==> inputs of 12-27 <==
==> flow/design.v <==
module iterator(
	clk,
	reset,
	en_ctrl, 
	i, 
	j, 
	k,
	l,
	m, 
	n,
	en_sum,
	en_save,
	fin_r,
	in_row,
	in_col
);
	parameter [8-1:0] CONV_DIM_IMG    = 32;  
	parameter [8-1:0] CONV_DIM_OUT    = 32;  
	parameter [8-1:0] CONV_DIM_KERNEL = 5;   
	parameter [8-1:0] CONV_OUT_CH     = 32;  
	parameter [8-1:0] CONV_DIM_CH     = 3;
	parameter [8-1:0] STRIDE          = 1;
	parameter [8-1:0] PADDING         = 2;
	input clk;
	input en_ctrl;
	input reset;
	output en_sum;
	output en_save;
	output reg fin_r;
	output reg [8-1:0] i;
	output reg [8-1:0] j; 
	output reg [8-1:0] k; 
	output reg [8-1:0] m; 
	output reg [8-1:0] n; 
	output reg [8-1:0] l; 
	output signed [8-1:0]  in_row, in_col;
	reg fin, finish;
	wire cond;
	assign in_row = (STRIDE * j) + m - PADDING;
	assign in_col = (STRIDE * k) + n - PADDING;
	assign cond   = en_ctrl & ~fin_r;
	assign en_sum = (en_ctrl && (l < CONV_DIM_CH) && (in_row >= 8'd0 && in_col >= 8'd0 && in_row < CONV_DIM_IMG && in_col < CONV_DIM_IMG)) ? 1'b1 : 1'b0;
	assign en_save = (m > 8'd0 || n > 8'd0) ? 1'b0 : (j < 8'd2) ? 1'd1 : (l == 8'd0) ? 1'd1 : 1'b0; 
	always @(posedge clk) begin
		if(reset) begin
			fin <= 0;
			fin_r <= 0;
		end else begin
			fin <= finish;
			fin_r <= fin;
		end
	end
	always @(posedge clk) begin
		if(reset) begin
			i <= 0;
			j <= 0;
			k <= 0;
			l <= 0;
			m <= 0;
			n <= 0;
			finish <= 0;
		end else if(cond) begin
		    if(en_sum) begin
				l <= l + 8'd1;
			end else begin
				l <= 0;
				n <= n + 8'd1;
				if(n == (CONV_DIM_KERNEL-1)) begin
			    	n <= 8'b0;
			    	m <= m + 8'b1;
			    	if(m == (CONV_DIM_KERNEL-1)) begin
			    		m <= 0;
			       		k <= k + 8'b1;
			       		if(k == (CONV_DIM_OUT-1)) begin
			           		k <= 0;
			           		j <= j + 8'b1;
			           		if(j == (CONV_DIM_OUT-1)) begin
				           		j <= 0;
				           		i <= i + 8'b1;
				           		if(i == (CONV_OUT_CH-1)) begin
				            		i <= 0;
					          		finish <= 1;
				           		end
				   	    	end
			           	end
		           	end
			    end
			end
		end
	end
endmodule
module addr_generator(
    clk,
    reset,
    enable,
    en_save,
    i,
    j,
    k,
    l,
    m,
    n,
    s_addr,
    w_addr,
    b_addr,
    save_addr
);
    parameter [8-1:0] CONV_DIM_IMG    = 32;
	parameter [8-1:0] CONV_DIM_KERNEL = 5;
	parameter [8-1:0] CONV_DIM_CH     = 3;
    parameter [8-1:0] CONV_OUT_CH     = 32;
    parameter [8-1:0] CONV_DIM_OUT    = 32;
    parameter [8-1:0] STRIDE          = 1;
    parameter [8-1:0] PADDING         = 2;
    parameter [8-1:0] KSIZE           = 4;
    input clk;
    input reset;
    input enable;
    input en_save;
    input [8-1:0] i;
    input [8-1:0] j;
    input [8-1:0] k;
    input [8-1:0] m;
    input [8-1:0] n;
    input [8-1:0] l;
    output reg [16-1:0] s_addr;
    output reg [16-1:0] w_addr;
    output reg [16-1:0] save_addr;
    output reg [16-1:0] b_addr;
    always @(posedge clk) begin
        if(reset) begin
            s_addr <= 0;
            w_addr <= 0;
            b_addr <= 0;
        end else if(enable) begin
            s_addr <= (((((STRIDE * j) + m - PADDING) * CONV_DIM_IMG) + ((STRIDE * k) + n - PADDING)) * CONV_DIM_CH) + l;
            w_addr <= (i * CONV_DIM_CH * CONV_DIM_KERNEL * CONV_DIM_KERNEL) + (((m * CONV_DIM_KERNEL) + (n)) * CONV_DIM_CH) + l;
            b_addr <= i;
        end
    end
    reg [7:0] i_r, j_r, k_r;
    reg [7:0] i_r1, j_r1, k_r1;
    always @(posedge clk) begin
        if (reset) begin
            i_r <= 0;
            j_r <= 0;
            k_r <= 0;
            i_r1 <= 0;
            j_r1 <= 0;
            k_r1 <= 0;
        end else begin
            i_r  <= i;
            i_r1 <= i_r;
            j_r <= j;
            j_r1 <= j_r;
            k_r <= k;
            k_r1 <= k_r;
        end
    end
    always @(posedge clk) begin
        if (reset) begin
            save_addr <= 0;
        end else if(en_save) begin
            if (j == 0 && k == 0) begin
                save_addr <= i_r1 + (((j_r1 * CONV_DIM_OUT) + (k_r1)) * CONV_OUT_CH);
            end else begin
                save_addr <= i + (((j * CONV_DIM_OUT) + (k[KSIZE:0]-1'b1)) * CONV_OUT_CH);
            end
        end
    end
endmodule  
module conv_ctrl(
    clk,
    reset,
    en_ctrl,
    s_addr,
    w_addr,
    b_addr,
    save_addr,
    en_sum,
    en_save,
    en_write,
    s_convout,
    en_sat,
    en_mac,
    en_mult_r,
    finish
);
    parameter [8-1:0] CONV_DIM_IMG    = 32;
    parameter [8-1:0] CONV_DIM_OUT    = 32;    
    parameter [8-1:0] CONV_DIM_KERNEL = 5;     
    parameter [8-1:0] CONV_DIM_CH     = 3;    
    parameter [8-1:0] CONV_OUT_CH     = 32;   
    parameter [8-1:0] STRIDE          = 1;    
    parameter [8-1:0] PADDING         = 2;    
    parameter [8-1:0] KSIZE           = 4;
    localparam [2:0] START     = 0;
    localparam [2:0] ITERATING = 1;
    localparam [2:0] SAVE      = 2;
    localparam [2:0] END       = 3;
    input clk;
    input reset;
    input en_ctrl;
    output [16-1:0] s_addr;
    output [16-1:0] w_addr;
    output [16-1:0] save_addr;
    output [16-1:0] b_addr;
    output finish;
    output en_sum, en_save;
    output en_mult_r;
    output reg en_write, en_mac, en_sat, s_convout;
    wire [8-1:0] i, j, k, l, m, n;
    wire signed [8-1:0] in_row, in_col;
    reg en_read;
    assign en_mult_r = (k >= 8'd2 || j == 8'd2) ? 1'b1 
                     : (k == 8'd1 || j == 8'd1) ? 1'b0 
                     : (m > 8'd0  || n > 8'd0) ? 1'b0 : 1'b1; 
    always @(posedge clk) begin
        if (reset) begin
            en_read   <= 1'b0;
            en_write  <= 1'b0;
            s_convout <= 1'b0;
            en_mac    <= 1'b0; 
            en_sat    <= 1'b0;
        end else if (en_ctrl) begin
            en_read   <= en_sum;
            en_mac    <= en_read;
            s_convout <= en_save;
            en_sat    <= en_save;
            en_write  <= en_sat;
        end
    end
    iterator #(
        .CONV_DIM_IMG(CONV_DIM_IMG),
        .CONV_DIM_OUT(CONV_DIM_OUT),
        .CONV_DIM_KERNEL(CONV_DIM_KERNEL),
        .CONV_OUT_CH(CONV_OUT_CH),
        .CONV_DIM_CH(CONV_DIM_CH),
        .STRIDE(STRIDE),
        .PADDING(PADDING)
    ) iter (
        .clk(clk),
        .reset(reset),
        .en_ctrl(en_ctrl),
        .i(i),
        .j(j),
        .k(k),
        .l(l),
        .m(m),
        .n(n),
        .en_sum(en_sum),
        .en_save(en_save),    
        .fin_r(finish),
        .in_row(in_row),
        .in_col(in_col)
    );
    addr_generator #(
        .CONV_DIM_IMG(CONV_DIM_IMG),
        .CONV_DIM_KERNEL(CONV_DIM_KERNEL),
        .CONV_DIM_CH(CONV_DIM_CH),
        .CONV_DIM_OUT(CONV_DIM_OUT),
        .CONV_OUT_CH(CONV_OUT_CH),
        .STRIDE(STRIDE),
        .PADDING(PADDING),
        .KSIZE(KSIZE)
    ) address_generator (
        .clk(clk),
        .reset(reset),
        .enable(en_sum),
        .en_save(s_convout),
        .i(i),
        .j(j),
        .k(k),
        .l(l),
        .m(m),
        .n(n),
        .s_addr(s_addr),
        .w_addr(w_addr),
        .b_addr(b_addr),
        .save_addr(save_addr)
    );
endmodule
module sig_altmult_accum
(
	input [7:0] dataa,
	input [7:0] datab,
	input clk, aclr, clken, sload,
	output signed [17:0] adder_out
);
	reg	signed [17:0] old_result;
	reg signed [17:0] accum_out;
	wire signed [17:0] multa;
	reg sload_reg;
	assign multa = $signed(dataa) * $signed(datab);
	always @ (accum_out, sload_reg)
	begin
		if (sload_reg)
			old_result <= 0;
		else
			old_result <= accum_out;
	end
	assign adder_out = accum_out;
	always @ (posedge clk)
	begin
		if (aclr)
		begin
			sload_reg <= 0;
			accum_out <= 0;
		end
		else if (clken)
		begin
			sload_reg <= sload;
			accum_out <= old_result + multa;
		end
	end
endmodule
module convolve(
    clk,
    reset,
    clken,
    s_convout,
    en_sat,
    en_mult_r,
    bias,
    signal,
    weight,
    convout
);
    parameter BIAS_SHIFT = 6;
    parameter OUT_SHIFT  = 9;
    input  clk, reset, clken, s_convout, en_sat, en_mult_r;
    input  [7:0] signal, weight;
    input  [7:0] bias;
    output wire signed [7:0] convout;
    wire signed [17:0] adder_out;
    reg signed  [17:0] conv_temp;
    sig_altmult_accum mac(
        .clk(clk),
        .aclr(reset | s_convout),
        .clken(clken),
        .sload(s_convout),
        .dataa(signal),
        .datab(weight),
        .adder_out(adder_out)
    );
    reg signed [17:0] multa_r;
    always @(posedge clk) begin
        if(reset) begin
            multa_r <= 18'b0;
        end else if(en_mult_r) begin
            if (clken && s_convout) begin
                multa_r <= $signed(signal) * $signed(weight);
            end
        end else begin
            multa_r <= 18'b0;
        end
    end
    always @(posedge clk) begin
        if(reset) begin
            conv_temp <= 18'b0;
        end else if(en_sat) begin
            conv_temp <= (adder_out + multa_r + ($signed(bias) <<< BIAS_SHIFT)) >>> OUT_SHIFT;
        end
    end
    assign convout = (conv_temp >  18'sd127) ?  8'd127  :
                     (conv_temp < -18'sd128) ? -8'd128  : conv_temp[7:0];
endmodule
module conv_engine(
    input         clk,
    input         reset,
    input         en_ctrl,
    output [15:0] s_addr,
    output [15:0] w_addr,
    output [15:0] b_addr,
    input  [7:0]  signal,
    input  [7:0]  weight,
    input  [7:0]  bias,
    output [15:0] save_addr,
    output [7:0]  convout,
    output        en_write,
    output        finish
);
    wire s_convout, en_save, en_sum;
    wire en_mac, en_sat, en_mult_r;
    conv_ctrl groundctrl (
        .clk(clk),
        .reset(reset),
        .en_ctrl(en_ctrl),
        .s_addr(s_addr),
        .w_addr(w_addr),
        .b_addr(b_addr),
        .save_addr(save_addr),
        .en_sum(en_sum),
        .en_save(en_save),
        .en_write(en_write),
        .s_convout(s_convout),
        .en_sat(en_sat),
        .en_mac(en_mac),
        .en_mult_r(en_mult_r),
        .finish(finish)
    );
    convolve conv (
        .clk(clk),
        .reset(reset),
        .clken(en_mac),
        .s_convout(en_write),
        .en_sat(en_sat),
        .en_mult_r(en_mult_r),
        .bias(bias),
        .signal(signal),
        .weight(weight),
        .convout(convout)
    );
endmodule
==> flow/run.sh <==
#!/bin/bash
# the make line also repeats each setting of config.mk as NAME=value (left out here)
make -C /OpenROAD-flow-scripts/flow DESIGN_CONFIG=/design/flow/config.mk WORK_HOME=/design/flow/orfs CLKGATE_MAP_FILE= finish
==> flow/config.mk <==
export PLATFORM = sky130hd
export DESIGN_NAME = conv_engine
export DESIGN_NICKNAME = conv_engine
export VERILOG_FILES = /design/flow/design.v
export SDC_FILE = /design/flow/constraint.sdc
export NUM_CORES = 4
export LEC_CHECK = 0
export ABC_AREA = 0
export CAP_MARGIN = 20
export CORE_MARGIN = 2
export CORE_UTILIZATION = 72
export CTS_CLUSTER_SIZE = 13
export GPL_TIMING_DRIVEN = 1
export HOLD_SLACK_MARGIN = -0.05
export SETUP_SLACK_MARGIN = 0.36
export SLEW_MARGIN = 10
export TNS_END_PERCENT = 70
==> flow/constraint.sdc <==
create_clock -name core_clock -period 2.05 [get_ports {clk}]
set_input_delay 0.4100 -clock core_clock [delete_from_list [all_inputs] [get_ports {clk}]]
set_output_delay 0.4100 -clock core_clock [all_outputs]
set_load 0.01 [all_outputs]
==> 06-09: changes against 12-27 <==
- CORE_UTILIZATION: 72 -> 69
- CTS_CLUSTER_SIZE: 13 -> default
- PLACE_DENSITY_LB_ADDON: default -> 0.11
- SETUP_SLACK_MARGIN: 0.36 -> default
==> flow/constraint.sdc (replaced) <==
create_clock -name core_clock -period 5.99 [get_ports {clk}]
set_input_delay 1.1980 -clock core_clock [delete_from_list [all_inputs] [get_ports {clk}]]
set_output_delay 1.1980 -clock core_clock [all_outputs]
set_load 0.01 [all_outputs]
==> results <==
12-27 stopped in clock tree synthesis on DPL-0038. 06-09 finished but fails on setup timing. Die size: 12-27 is smaller than 06-09 (about 4%). Synthesized cell count is the same in 12-27 and 06-09. In synthesized area, 12-27 and 06-09 do not differ.
==> figures <==
| metric | 12-27 | 06-09 |
|---|---|---|
| Run status | aborted with a tool error | complete, but fails checks |
| Last stage reached | clock tree synthesis | - |
| Reasons for failing layout checks | - | setup timing |
| Number of cell rows | 57 | 58 |
| Number of placed instances, taps included | 2835 | 2531 |
| Placement-stage worst setup slack | -4.56 ns | -1.19 ns |
| Initial core utilization | 72.9% | 70.0% |
| Placed cell area | 23000 um2 | 19600 um2 |
| Die width | 160 um | 164 um |
| Post-detail-place hpwl | 49600 um | 34400 um |
| Die Ht | 160 um | 164 um |
| Global placer's final weighted congestion | 0.944 | 0.927 |
